==> 12-15 <==
==> flow/design.v <==
module fp10 #(
    parameter HALF = 100          
)(
    input  wire clk_in,
    input  wire reset,
    output wire tick
);
    reg [22:0] counter;
    reg clk_out;
    always @(posedge clk_in or posedge reset) begin
        if (reset) begin
            counter <= 0;
            clk_out <= 0;
        end
        else if (counter == HALF - 1) begin
            counter <= 0;
            clk_out <= ~clk_out;
        end
        else begin
            counter <= counter + 1;
        end
    end
    assign tick = (counter == HALF - 1) && ~clk_out;
endmodule
module miao10(clk, reset, tick, cout, qout);
input clk, reset, tick;
output cout;
output reg [7:0] qout;
always@(posedge clk or posedge reset) begin
   if (reset)
      qout <= 0;
   else if (tick) begin
      if(qout == 4)
         qout <= 0;
      else
         qout <= qout + 1;
   end
end
assign cout = (qout == 4) ? 1 : 0;
endmodule
module miao(qout,reset,clk,tick,cin,secin1,cout);
input clk,reset,tick,cin;
input [7:0] secin1;
output reg[7:0] qout;
output cout;
always@(posedge clk or posedge reset)
begin
	if(reset) qout<=0;
	else if(tick && cin)
	begin
   if(qout==59) begin qout<=0;end
	        else qout<=qout+1;end
end
assign cout=((qout==59)&&(secin1==4))?1:0;
endmodule
module fen(qout,am,am_fall,reset,clk,tick,cin,cout,nout,secin,secin1,naozhong);
input clk,reset,tick,am,am_fall,cin,naozhong;
input [7:0] secin;
input [7:0] secin1;
output reg[7:0] qout;
output reg[7:0] nout;
output   cout;
always@(posedge clk or posedge reset)
begin
	if(reset) qout<=0;
	else if(tick&&(~naozhong)&&(~am||cin))
	begin
   if(qout==59) begin qout<=0;end
	        else qout<=qout+1;end
end
always@(posedge clk or posedge reset)
begin
	if(reset) nout<=0;
	else if(am_fall&&naozhong)
	begin
	if(nout==59) begin nout<=0;end
		     else nout<=nout+1;end
end
assign cout=((qout==59)&&(secin==59)&&(secin1==4))?1:0;
endmodule
module shi(qout,ah,ah_fall,reset,clk,tick,cin,naozhong,nout);
input clk,reset,tick,ah,ah_fall,cin,naozhong;
output reg[7:0] qout;
output reg[7:0] nout;
always@(posedge clk or posedge reset)
begin
	if(reset) qout<=0;
	else if(tick&&(~naozhong)&&(~ah||cin))
	begin
   if(qout==23) qout<=0;
	        else qout<=qout+1;end
end
always@(posedge clk or posedge reset)
begin
	if(reset) nout<=0;
	else if(ah_fall&&naozhong)
	begin
	if(nout==23) begin nout<=0;end
		     else nout<=nout+1;end
end
endmodule
module alarm(en,clk,tick,reset,cin,set,shi,daodian,min,miao);
input [7:0] shi;
input [7:0] min;
input [7:0] miao;
input reset,cin,clk,tick,en;
output reg[7:0] set;
output daodian;
always@(posedge clk or posedge reset)
begin
	if(reset) set<=0;
	else if(tick)
	begin
		if(set==23)
		set<=0;
		else if(~cin)
		set<=set+1;
	end
end
assign daodian=(en&&(min==8'b0)&&(miao < 10))?1:0;
endmodule
module naozhong(
    input wire [7:0] shi_nao,
    input wire [7:0] shi_date,
    input wire [7:0] fen_nao,
    input wire [7:0] fen_date,
    input wire switch, clk, reset, tick,
    input wire switch_rise,
    output reg audio
);
    reg en_reg;
    reg alarm_enabled;
    always @(posedge clk or posedge reset)
    begin
        if (reset)
            en_reg <= 0;
        else if (tick)
        begin
            if (switch)
            begin
                en_reg <= 1;
            end
            else
                en_reg <= 0;
        end
    end
    always @(posedge clk or posedge reset)
    begin
        if (reset)
            alarm_enabled <= 1;
        else if (switch_rise)
            alarm_enabled <= !alarm_enabled;
    end
    always @(posedge clk or posedge reset)
    begin
        if (reset)
            audio <= 0;
        else if (tick)
        begin
            if (alarm_enabled && en_reg && (shi_nao == shi_date)&&(fen_nao == fen_date))
                audio <= 1;
            else
                audio <= 0;
        end
    end
endmodule
module audio(
    input wire clk,            
    input wire reset,          
    input wire en,             
    output wire pwm_out        
);
    parameter C4 = 261;
    parameter D4 = 293;
    parameter E4 = 329;
    parameter F4 = 349;
    parameter G4 = 392;
    parameter A4 = 440;
    parameter B4 = 493;
    parameter E_DI = 82;
    parameter FS = 93;
    parameter CLK_FREQ = 50000;
    parameter LONG  = 2000;
    parameter SHORT = 1000;
    reg [31:0] counter;
    reg [31:0] pwm_duty_cycle;   
    reg [31:0] note_freq;
    reg [31:0] note_duration_counter;
    reg [3:0] note_index;   
    function [31:0] note_table;
        input [3:0] idx;
        case (idx)
            4'd0:  note_table = D4;
            4'd1:  note_table = G4;
            4'd2:  note_table = B4;
            4'd3:  note_table = G4;
            4'd4:  note_table = A4;
            4'd5:  note_table = D4;
            4'd6:  note_table = E4;
            4'd7:  note_table = B4;
            4'd8:  note_table = G4;
            4'd9:  note_table = E_DI;
            4'd10: note_table = D4;
            4'd11: note_table = B4;
            4'd12: note_table = G4;
            4'd13: note_table = E_DI;
            4'd14: note_table = B4;
            4'd15: note_table = FS;
            default: note_table = B4;
        endcase
    endfunction
    function [31:0] duration_table;
        input [3:0] idx;
        case (idx)
            4'd5, 4'd6: duration_table = SHORT;
            default:    duration_table = LONG;
        endcase
    endfunction
    always @(posedge clk or posedge reset) begin
        if (reset) begin
            counter <= 0;
            pwm_duty_cycle <= 0;
        end else if (en) begin
            if (counter >= CLK_FREQ / note_freq) begin
                counter <= 0;
                pwm_duty_cycle <= ~pwm_duty_cycle;
            end else begin
                counter <= counter + 1;
            end
        end
    end
    always @(posedge clk or posedge reset) begin
        if (reset) begin
            note_index <= 0;
            note_freq <= note_table(4'd0);
            note_duration_counter <= 0;
        end else if (en) begin
            if (note_duration_counter >= duration_table(note_index)) begin
                note_duration_counter <= 0;
                note_index <= (note_index + 1) % 8;   
                note_freq <= note_table(note_index);
            end else begin
                note_duration_counter <= note_duration_counter + 1;
            end
        end
    end
    assign pwm_out = pwm_duty_cycle;
endmodule
module bcd(
	input	[7:0]	bin_in,
	output	[9:0]	bcd_out
    );
reg [3:0] ones;
reg [3:0] tens;
reg [1:0] hundreds;
integer i;
always @(*) begin
	ones 		= 4'd0;
	tens 		= 4'd0;
	hundreds 	= 2'd0;
	for(i = 7; i >= 0; i = i - 1) begin
		if (ones >= 4'd5) 		ones = ones + 4'd3;
		if (tens >= 4'd5) 		tens = tens + 4'd3;
		if (hundreds >= 4'd5)	hundreds = hundreds + 4'd3;
		hundreds = {hundreds[0],tens[3]};
		tens	 = {tens[2:0],ones[3]};
		ones	 = {ones[2:0],bin_in[i]};
	end
end	
assign bcd_out = {hundreds, tens, ones};
endmodule
module display(qin,sig);
input[3:0] qin;
output reg [0:6]sig;
always@(qin)
begin case(qin)
4'd0:sig=7'b0000001;
4'd1:sig=7'b1001111;
4'd2:sig=7'b0010010;
4'd3:sig=7'b0000110;
4'd4:sig=7'b1001100;
4'd5:sig=7'b0100100;
4'd6:sig=7'b0100000;
4'd7:sig=7'b0001111;
4'd8:sig=7'b0000000;
4'd9:sig=7'b0000100;
default:sig=7'b0000001;
endcase
end 
endmodule 
module mux2to1 (
   input wire [7:0] a,    
	input wire [7:0] b, 	 
   input wire sel,  
   output wire [7:0] y   
);
    assign y = (sel) ? a : b;
endmodule
module shuzizhong(
    input wire clk1,         
    input wire reset,        
    input wire ah1,          
    input wire am1,          
    input wire alarm1,       
    input wire en,           
    input wire naozhong,     
    output wire [0:6] shi,       
    output wire [0:6] ge,        
    output wire [0:6] min_shi,   
    output wire [0:6] min_ge,    
    output wire [0:6] sec_shi,   
    output wire [0:6] sec_ge,    
    output wire daodian,     
    output wire audio        
);
    wire tick;               
    wire [7:0] bb, miao1, fen1, shi1, nao_fen, nao_shi, set1;
    wire cout10, cout_miao, cout_fen, ring;
    wire [7:0] y_shi, y_fen, y_miao;
    wire [9:0] out, fen, miao;
    fp10 a(.clk_in(clk1), .reset(reset), .tick(tick));
    reg ah_s, ah, am_s, am, alarm_s, alarm;
    always @(posedge clk1 or posedge reset) begin
        if (reset) begin
            ah_s <= 1; ah <= 1;
            am_s <= 1; am <= 1;
            alarm_s <= 0; alarm <= 0;
        end else if (tick) begin
            ah_s <= ah1; ah <= ah_s;
            am_s <= am1; am <= am_s;
            alarm_s <= alarm1; alarm <= alarm_s;
        end
    end
    wire ah_fall = tick && ah && ~ah_s;
    wire am_fall = tick && am && ~am_s;
    wire alarm_rise = tick && ~alarm && alarm_s;
    miao10 inst16(.clk(clk1), .reset(reset), .tick(tick), .cout(cout10), .qout(bb));
    miao inst20(.qout(miao1), .reset(reset), .clk(clk1), .tick(tick), .cin(cout10),
                .secin1(bb), .cout(cout_miao));
    fen inst24(.qout(fen1), .am(am), .am_fall(am_fall), .reset(reset), .clk(clk1), .tick(tick),
               .cin(cout_miao), .cout(cout_fen), .nout(nao_fen), .secin(miao1), .secin1(bb),
               .naozhong(naozhong));
    shi inst19(.qout(shi1), .ah(ah), .ah_fall(ah_fall), .reset(reset), .clk(clk1), .tick(tick),
               .cin(cout_fen), .naozhong(naozhong), .nout(nao_shi));
    alarm inst3(.en(en), .clk(clk1), .tick(tick), .reset(reset), .cin(alarm), .set(set1),
                .shi(shi1), .daodian(daodian), .min(fen1), .miao(miao1));
    naozhong inst6(.shi_nao(nao_shi), .shi_date(shi1), .fen_nao(nao_fen), .fen_date(fen1),
                   .switch(alarm), .clk(clk1), .reset(reset), .tick(tick),
                   .switch_rise(alarm_rise), .audio(ring));
    audio inst5(.clk(clk1), .reset(reset), .en(ring), .pwm_out(audio));
    mux2to1 nn(.a(nao_shi), .b(shi1), .sel(naozhong), .y(y_shi));
    mux2to1 mm(.a(nao_fen), .b(fen1), .sel(naozhong), .y(y_fen));
    mux2to1 jj(.a(8'd0), .b(miao1), .sel(naozhong), .y(y_miao));
    bcd inst4(.bin_in(y_shi), .bcd_out(out));
    bcd inst(.bin_in(y_fen), .bcd_out(fen));
    bcd inst9(.bin_in(y_miao), .bcd_out(miao));
    display inst1(.qin(out[7:4]), .sig(shi));
    display inst2(.qin(out[3:0]), .sig(ge));
    display inst10(.qin(fen[7:4]), .sig(min_shi));
    display inst11(.qin(fen[3:0]), .sig(min_ge));
    display inst12(.qin(miao[7:4]), .sig(sec_shi));
    display inst13(.qin(miao[3:0]), .sig(sec_ge));
endmodule
==> flow/run.sh <==
#!/bin/bash
# the make line also repeats each setting of config.mk as NAME=value (left out here)
make -C /OpenROAD-flow-scripts/flow DESIGN_CONFIG=/design/flow/config.mk WORK_HOME=/design/flow/orfs CLKGATE_MAP_FILE= finish
==> flow/config.mk <==
export PLATFORM = sky130hd
export DESIGN_NAME = shuzizhong
export DESIGN_NICKNAME = shuzizhong
export VERILOG_FILES = /design/flow/design.v
export SDC_FILE = /design/flow/constraint.sdc
export NUM_CORES = 4
export LEC_CHECK = 0
export ABC_AREA = 0
export CAP_MARGIN = 10
export CELL_PAD_IN_SITES_DETAIL_PLACEMENT = 1
export CORE_MARGIN = 9
export CORE_UTILIZATION = 40
export CTS_CLUSTER_SIZE = 18
export GPL_ROUTABILITY_DRIVEN = 0
export HOLD_SLACK_MARGIN = 0.12
export MIN_ROUTING_LAYER = met2
export SETUP_SLACK_MARGIN = 1.64
export SLEW_MARGIN = 5
export TNS_END_PERCENT = 40
==> flow/constraint.sdc <==
create_clock -name core_clock -period 25.0 [get_ports {clk1}]
set_input_delay 5.0000 -clock core_clock [delete_from_list [all_inputs] [get_ports {clk1}]]
set_output_delay 5.0000 -clock core_clock [all_outputs]
set_load 0.01 [all_outputs]
==> inputs of 06-07, as changes to 12-15 <==
--- a/flow/config.mk
+++ b/flow/config.mk
@@ -7,4 +7,4 @@
 export LEC_CHECK = 0
-export ABC_AREA = 0
-export CAP_MARGIN = 10
+export ABC_AREA = 1
+export CAP_MARGIN = 35
 export CELL_PAD_IN_SITES_DETAIL_PLACEMENT = 1
@@ -15,3 +15,3 @@
 export HOLD_SLACK_MARGIN = 0.12
-export MIN_ROUTING_LAYER = met2
+export MIN_ROUTING_LAYER = met1
 export SETUP_SLACK_MARGIN = 1.64
==> inputs of 03-24, as changes to 12-15 <==
==> flow/config.mk (replaced) <==
export PLATFORM = sky130hd
export DESIGN_NAME = shuzizhong
export DESIGN_NICKNAME = shuzizhong
export VERILOG_FILES = /design/flow/design.v
export SDC_FILE = /design/flow/constraint.sdc
export NUM_CORES = 4
export LEC_CHECK = 0
export ABC_AREA = 1
export CAP_MARGIN = 20
export CORE_MARGIN = 2
export CORE_UTILIZATION = 69
export SLEW_MARGIN = 20
==> flow/constraint.sdc (replaced) <==
create_clock -name core_clock -period 29.8 [get_ports {clk1}]
set_input_delay 5.9600 -clock core_clock [delete_from_list [all_inputs] [get_ports {clk1}]]
set_output_delay 5.9600 -clock core_clock [all_outputs]
set_load 0.01 [all_outputs]
==> results <==
06-07 went through all stages and came out clean. 12-15 finished clean. 03-24 finished with timing, DRC and antenna clean.
The lowest via count belongs to 03-24, the highest to 12-15.
Clock skew: 12-15 > 03-24 > 06-07.
Of 03-24 and 12-15, 03-24 has the higher synthesized cell count (gap about 25%, measured against 12-15).
Non-clock buffer count: 12-15 is higher than 06-07 (2).
Design area, highest first: 06-07, 03-24, 12-15.
Clock power: 03-24 < 12-15 < 06-07.
In first-iteration DRC count, 12-15 is at 2.8 times the value of 03-24.
In 06-07 the combinational power is higher than in 03-24, by 27%.
Power: 06-07 > 03-24 > 12-15.
Die size, highest first: 06-07, 12-15, 03-24.
==> figures <==
Static Leakage: 12-15 7.35 nW; 03-24 9.10 nW; 06-07 9.13 nW
Cell area after technology mapping: 12-15 14,900 um2; 03-24 15,400 um2; 06-07 15,400 um2
Logic Gate Count: 12-15 1,548; 03-24 1,656; 06-07 1,656
Complex Gates by Area: 12-15 20.1%; 03-24 11.5%; 06-07 11.5%
Status: 12-15 finished clean; 03-24 finished clean; 06-07 finished clean
Utilization after layout: 12-15 44.9%; 03-24 76.5%; 06-07 45.2%
Critical R2R Capture: 12-15 inst5.pwm_duty_cycle[0]; 03-24 inst5.counter[6]; 06-07 inst5.counter[7]
Overall fraction of global-route tracks in use: 12-15 28.6%; 03-24 30.8%; 06-07 18.9%
Clk_skew: 12-15 11.2 ps; 03-24 10.7 ps; 06-07 7.39 ps
Critical path start-end classification: 12-15 reg2reg; 03-24 in2out; 06-07 in2out
WHS Endpoint: 12-15 inst16.qout[7]; 03-24 inst16.qout[2]; 06-07 inst5.counter[19]
Cells after Synth: 12-15 1,847; 03-24 2,306; 06-07 2,306
Top cell type by instance count after synthesis: 12-15 sky130_fd_sc_hd__nor2_1; 03-24 sky130_fd_sc_hd__nand2_1; 06-07 sky130_fd_sc_hd__nand2_1
Routed length on met3: 12-15 15,600 um; 03-24 1670 um; 06-07 1150 um
Cell depth of the worst min-delay path: 12-15 1; 03-24 1; 06-07 2
Max rail drop VDD: 12-15 0.0370 mV; 03-24 0.0322 mV; 06-07 0.0495 mV
DP HPWL: 12-15 31,700 um; 03-24 27,000 um; 06-07 34,100 um
Simple-Gate Area Share: 12-15 23.8%; 03-24 33.3%; 06-07 33.3%
Number of logic stages on the critical path including buffering: 12-15 78; 03-24 36; 06-07 35
Yosys cell types: 12-15 99; 03-24 58; 06-07 58
Area added between synthesis and finish: 12-15 10.4%; 03-24 8.83%; 06-07 11.0%
Power and IR drop assume default switching activity.
